==> v22 <==
==> flow/design.v (excerpt) <==
module alu #(
	parameter DATA_WIDTH = 32,
	parameter INST_WIDTH = 4
)(
	input                   i_clk,
	input                   i_rst_n,
	input  [DATA_WIDTH-1:0] i_data_a,
	input  [DATA_WIDTH-1:0] i_data_b,
	input  [INST_WIDTH-1:0] i_inst,
	input                   i_valid,
	output [DATA_WIDTH-1:0] o_data,
	output                  o_overflow,
	output                  o_valid
);
Settings: LEC_CHECK=0, ABC_AREA=1, CAP_MARGIN=35, CORE_ASPECT_RATIO=1.59, CORE_MARGIN=2, CORE_UTILIZATION=61, GPL_ROUTABILITY_DRIVEN=1, GPL_TIMING_DRIVEN=0, PLACE_DENSITY=0.74, SETUP_SLACK_MARGIN=1.3, SLEW_MARGIN=20, TNS_END_PERCENT=20; clock period 13.9 ns.
run.sh (not shown) runs the stock make flow with config.mk's settings and CLKGATE_MAP_FILE=.
==> v34: changes against v22 <==
Settings changed: ABC_AREA 1 to default, CAP_MARGIN 35 to 10, CORE_ASPECT_RATIO 1.59 to default, CORE_UTILIZATION 61 to 51, CTS_CLUSTER_DIAMETER from default to 337, CTS_CLUSTER_SIZE from default to 48, GPL_ROUTABILITY_DRIVEN 1 to default, GPL_TIMING_DRIVEN 0 to default, PLACE_DENSITY 0.74 to default, SETUP_SLACK_MARGIN 1.3 to default, TNS_END_PERCENT 20 to default.
==> flow/constraint.sdc (replaced) <==
create_clock -name core_clock -period 12.0 [get_ports {i_clk}]
set_input_delay 2.4000 -clock core_clock [delete_from_list [all_inputs] [get_ports {i_clk}]]
set_output_delay 2.4000 -clock core_clock [all_outputs]
set_load 0.01 [all_outputs]
==> summary of the runs <==
Against v22, the hold slack of v34 is higher by 180 ps. Flip-flop count is the same in v22 and v34. The first-iteration DRC count of v22 is 2.5 times that of v34. Of v34 and v22, v34 has the higher sequential share of layout area (gap 0.24 points). Of v34 and v22, v22 has the higher synthesized area (gap about 13%, measured against v22). Die size: v34 is larger than v22 (4.3%).

========
==> inputs of raven <==
==> flow/design.v <==
module alu #(
	parameter DATA_WIDTH = 32,
	parameter INST_WIDTH = 4
)(
	input                   i_clk,
	input                   i_rst_n,
	input  [DATA_WIDTH-1:0] i_data_a,
	input  [DATA_WIDTH-1:0] i_data_b,
	input  [INST_WIDTH-1:0] i_inst,
	input                   i_valid,
	output [DATA_WIDTH-1:0] o_data,
	output                  o_overflow,
	output                  o_valid
);
	reg [DATA_WIDTH - 1:0] o_data_r, o_data_w;
	reg o_overflow_r, o_overflow_w;
	reg o_valid_r, o_valid_w;
	reg [2 * DATA_WIDTH - 1:0] o_mul_temp;
	integer i;
	assign o_data = o_data_r;
	assign o_overflow = o_overflow_r;
	assign o_valid = o_valid_r;
	always @(*) begin
		if (i_valid) begin
			case (i_inst)
				4'd0: begin
					o_data_w = i_data_a + i_data_b;
					if (i_data_a[DATA_WIDTH - 1] && i_data_b[DATA_WIDTH - 1] && ~o_data_w[DATA_WIDTH - 1]) begin
						o_overflow_w = 1;
					end
					else if (~i_data_a[DATA_WIDTH - 1] && ~i_data_b[DATA_WIDTH - 1] && o_data_w[DATA_WIDTH - 1]) begin
						o_overflow_w = 1;
					end
					else begin
						o_overflow_w = 0;
					end
					o_valid_w = 1;
				end
				4'd1: begin
					o_data_w = i_data_a - i_data_b;
					if (~i_data_a[DATA_WIDTH - 1] && i_data_b[DATA_WIDTH - 1] && o_data_w[DATA_WIDTH - 1]) begin
						o_overflow_w = 1;
					end
					else if (i_data_a[DATA_WIDTH - 1] && ~i_data_b[DATA_WIDTH - 1] && ~o_data_w[DATA_WIDTH - 1]) begin
						o_overflow_w = 1;
					end
					else begin
						o_overflow_w = 0;
					end
					o_valid_w = 1;
				end
				4'd2: begin
					o_data_w = i_data_a * i_data_b;
					if ((i_data_a[DATA_WIDTH - 1] == i_data_b[DATA_WIDTH - 1]) && o_data_w[DATA_WIDTH - 1]) begin
						o_overflow_w = 1;
					end
					else if ((i_data_a[DATA_WIDTH - 1] != i_data_b[DATA_WIDTH - 1]) && ~o_data_w[DATA_WIDTH - 1]) begin
						o_overflow_w = 1;
					end
					else begin
						o_overflow_w = 0;
					end
					o_valid_w = 1;
				end
				4'd3: begin
					if (~i_data_a[DATA_WIDTH - 1] && i_data_b[DATA_WIDTH - 1]) begin
						o_data_w = i_data_a;
					end
					else if (i_data_a[DATA_WIDTH - 1] && ~i_data_b[DATA_WIDTH - 1]) begin
						o_data_w = i_data_b;
					end
					else if (i_data_a > i_data_b) begin
						o_data_w = i_data_a;
					end
					else begin
						o_data_w = i_data_b;
					end
					o_overflow_w = 0;
					o_valid_w = 1;
				end
				4'd4: begin
					if (~i_data_a[DATA_WIDTH - 1] && i_data_b[DATA_WIDTH - 1]) begin
						o_data_w = i_data_b;
					end
					else if (i_data_a[DATA_WIDTH - 1] && ~i_data_b[DATA_WIDTH - 1]) begin
						o_data_w = i_data_a;
					end
					else if (i_data_a < i_data_b) begin
						o_data_w = i_data_a;
					end
					else begin
						o_data_w = i_data_b;
					end
					o_overflow_w = 0;
					o_valid_w = 1;
				end
				4'd5: begin
					{o_overflow_w, o_data_w} = i_data_a + i_data_b;
					o_valid_w = 1;
				end
				4'd6: begin
					o_data_w = i_data_a - i_data_b;
					if (i_data_a < i_data_b) begin
						o_overflow_w = 1;
					end
					else begin
						o_overflow_w = 0;
					end
					o_valid_w = 1;
				end
				4'd7: begin
					o_mul_temp = i_data_a * i_data_b;
					o_overflow_w = 0;
					for (i = DATA_WIDTH; i < 2 * DATA_WIDTH; i = i + 1) begin
						if (o_mul_temp[i]) begin
							o_overflow_w = 1;
						end
					end
					o_data_w = o_mul_temp[DATA_WIDTH - 1:0];
					o_valid_w = 1;
				end
				4'd8: begin
					if (i_data_a > i_data_b) begin
						o_data_w = i_data_a;
					end
					else begin
						o_data_w = i_data_b;
					end
					o_overflow_w = 0;
					o_valid_w = 1;
				end
				4'd9: begin
					if (i_data_a < i_data_b) begin
						o_data_w = i_data_a;
					end
					else begin
						o_data_w = i_data_b;
					end
					o_overflow_w = 0;
					o_valid_w = 1;
				end
				4'd10: begin
					o_data_w = i_data_a & i_data_b;
					o_overflow_w = 0;
					o_valid_w = 1;
				end
				4'd11: begin
					o_data_w = i_data_a | i_data_b;
					o_overflow_w = 0;
					o_valid_w = 1;
				end
				4'd12: begin
					o_data_w = (i_data_a & ~i_data_b) | (~i_data_a & i_data_b);
					o_overflow_w = 0;
					o_valid_w = 1;
				end
				4'd13: begin
					o_data_w = ~i_data_a;
					o_overflow_w = 0;
					o_valid_w = 1;
				end
				4'd14: begin
					for (i = 0; i < DATA_WIDTH; i = i + 1) begin
						o_data_w[i] = i_data_a[DATA_WIDTH - 1 - i];
					end
					o_overflow_w = 0;
					o_valid_w = 1;
				end
				default: begin
					o_overflow_w = 0;
					o_data_w = 0;
					o_valid_w = 1;
				end
			endcase
		end
		else begin
			o_overflow_w = 0;
			o_data_w = 0;
			o_valid_w = 0;
		end
	end
	always @(posedge i_clk or negedge i_rst_n) begin
		if (~i_rst_n) begin
			o_data_r <= 0;
			o_overflow_r <= 0;
			o_valid_r <= 0;
		end
		else begin
			o_data_r <= o_data_w;
			o_overflow_r <= o_overflow_w;
			o_valid_r <= o_valid_w;
		end
	end
endmodule
==> flow/run.sh <==
#!/bin/bash
# the make line also repeats each setting of config.mk as NAME=value (left out here)
make -C /OpenROAD-flow-scripts/flow DESIGN_CONFIG=/design/flow/config.mk WORK_HOME=/design/flow/orfs CLKGATE_MAP_FILE= finish
==> flow/config.mk <==
export PLATFORM = sky130hd
export DESIGN_NAME = alu
export DESIGN_NICKNAME = alu
export VERILOG_FILES = /design/flow/design.v
export SDC_FILE = /design/flow/constraint.sdc
export NUM_CORES = 4
export LEC_CHECK = 0
export ABC_AREA = 1
export CAP_MARGIN = 20
export CELL_PAD_IN_SITES_DETAIL_PLACEMENT = 2
export CELL_PAD_IN_SITES_GLOBAL_PLACEMENT = 2
export CORE_ASPECT_RATIO = 1.64
export CORE_MARGIN = 2
export CORE_UTILIZATION = 65
export CTS_CLUSTER_DIAMETER = 144
export MAX_ROUTING_LAYER = met4
export MIN_ROUTING_LAYER = met2
export PLACE_DENSITY = 0.55
export SETUP_SLACK_MARGIN = 0.56
export SLEW_MARGIN = 40
==> flow/constraint.sdc <==
create_clock -name core_clock -period 6.55 [get_ports {i_clk}]
set_input_delay 1.3100 -clock core_clock [delete_from_list [all_inputs] [get_ports {i_clk}]]
set_output_delay 1.3100 -clock core_clock [all_outputs]
set_load 0.01 [all_outputs]
==> violet: changes against raven <==
ABC_AREA = not set   (was 1)
CELL_PAD_IN_SITES_DETAIL_PLACEMENT = not set   (was 2)
CELL_PAD_IN_SITES_GLOBAL_PLACEMENT = not set   (was 2)
CORE_ASPECT_RATIO = not set   (was 1.64)
CORE_UTILIZATION = 34   (was 65)
CTS_CLUSTER_DIAMETER = not set   (was 144)
MAX_ROUTING_LAYER = not set   (was met4)
MIN_ROUTING_LAYER = not set   (was met2)
PLACE_DENSITY = not set   (was 0.55)
SETUP_SLACK_MARGIN = not set   (was 0.56)
SLEW_MARGIN = 20   (was 40)
==> flow/constraint.sdc (replaced) <==
create_clock -name core_clock -period 11.8 [get_ports {i_clk}]
set_input_delay 2.3600 -clock core_clock [delete_from_list [all_inputs] [get_ports {i_clk}]]
set_output_delay 2.3600 -clock core_clock [all_outputs]
set_load 0.01 [all_outputs]
==> comparison table <==
item                                                                             raven       violet
Count of unique library cells instantiated by Yosys                                 62           79
Chip height                                                                     344 um       347 um
Post-Syn Instances                                                               6,751        4,961
Cell total in the yosys stat output                                              6,751        4,961
Synth top area share                                                             0.392        0.448
Width of the die                                                                212 um       347 um
Complex-gate fraction of the synthesized area                                   0.0921        0.125
Fraction of the core area occupied by cells at floorplan                         0.658        0.341
Summed standard-cell area reported by yosys                                 45,900 um2   40,100 um2
Result of the run                                                       did not finish  no timing/DRC/antenna violations
Last stage reached                                        global placement without I/O            -
Die Footprint                                                               72,800 um2  121,000 um2
CORE AREA                                                                   69,800 um2  117,000 um2
XOR-XNOR Cells, Area Fraction                                                  0.00267       0.0138
Number of rows in the core area                                                    124          126
Netlist area before placement                                               45,900 um2   40,100 um2
Part of the Yosys area used for sequential elements                             0.0185       0.0212
Synthesized area per cell                                                     6.80 um2     8.08 um2
Total nets after synthesis                                                       8,081        6,291
Post-synthesis simple-gate area fraction                                         0.197        0.153

========
==> inputs of harbor <==
Starts from the design.v that is shown in full above.
export LEC_CHECK = 0
export CAP_MARGIN = 0
export CELL_PAD_IN_SITES_GLOBAL_PLACEMENT = 0
export CORE_MARGIN = 5
export CORE_UTILIZATION = 64
export CTS_CLUSTER_DIAMETER = 342
export CTS_CLUSTER_SIZE = 95
export GPL_TIMING_DRIVEN = 0
export HOLD_SLACK_MARGIN = -0.08
export PLACE_DENSITY_LB_ADDON = 0.23
export SLEW_MARGIN = 10
export TNS_END_PERCENT = 25
create_clock -name core_clock -period 12.9 [get_ports {i_clk}]
==> inputs of cedar, as changes to harbor <==
- CAP_MARGIN: 0 -> 20
- CELL_PAD_IN_SITES_GLOBAL_PLACEMENT: 0 -> not set
- CORE_MARGIN: 5 -> 2
- CORE_UTILIZATION: 64 -> 68
- CTS_CLUSTER_DIAMETER: 342 -> not set
- CTS_CLUSTER_SIZE: 95 -> not set
- GPL_TIMING_DRIVEN: 0 -> not set
- HOLD_SLACK_MARGIN: -0.08 -> not set
- PLACE_DENSITY_LB_ADDON: 0.23 -> not set
- SETUP_SLACK_MARGIN: not set -> -0.73
- SLEW_MARGIN: 10 -> 20
- TNS_END_PERCENT: 25 -> not set
==> flow/constraint.sdc (replaced) <==
create_clock -name core_clock -period 9.42 [get_ports {i_clk}]
set_input_delay 1.8840 -clock core_clock [delete_from_list [all_inputs] [get_ports {i_clk}]]
set_output_delay 1.8840 -clock core_clock [all_outputs]
set_load 0.01 [all_outputs]
==> inputs of ember, as changes to harbor <==
- ABC_AREA: not set -> 1
- CELL_PAD_IN_SITES_DETAIL_PLACEMENT: not set -> 1
- CORE_ASPECT_RATIO: not set -> 1.07
- CORE_MARGIN: 5 -> 3
- GPL_ROUTABILITY_DRIVEN: not set -> 0
- GPL_TIMING_DRIVEN: 0 -> 1
- SETUP_SLACK_MARGIN: not set -> -0.69
==> qor summary <==
item                                                                          ember                                       harbor            cedar
Status                                                    aborted with a tool error                              failed layout checks  failed layout checks
Last stage reached                                                     3_5_place_dp                                            -                -
Violated checks                                                                   -  capacitance limit, slew limit, setup timing     setup timing
Core Footprint                                                            70320 um2                                    61940 um2        58690 um2
Die Area                                                                  75000 um2                                    67770 um2        60940 um2
First-pass GRT wire length                                                        -                                    261800 um        259700 um
Final WL                                                                          -                                    182800 um        175700 um
Chip area estimate from yosys synthesis                                   45920 um2                                    40110 um2        40110 um2
CTS tree                                                                          -                                          yes              yes
Max H-tree Level                                                                  -                                            2                2
Global routing's busiest layer                                                    -                                         met2             met2
Violation count after the first detailed-route iteration                          -                                         6707             6139
Average cell area after synthesis                                         6.802 um2                                    8.084 um2        8.084 um2
Adder-cell area share of the yosys netlist                                   48.99%                                       56.09%           56.09%
Number of antenna-violating nets in the routed design                             -                                            0                0
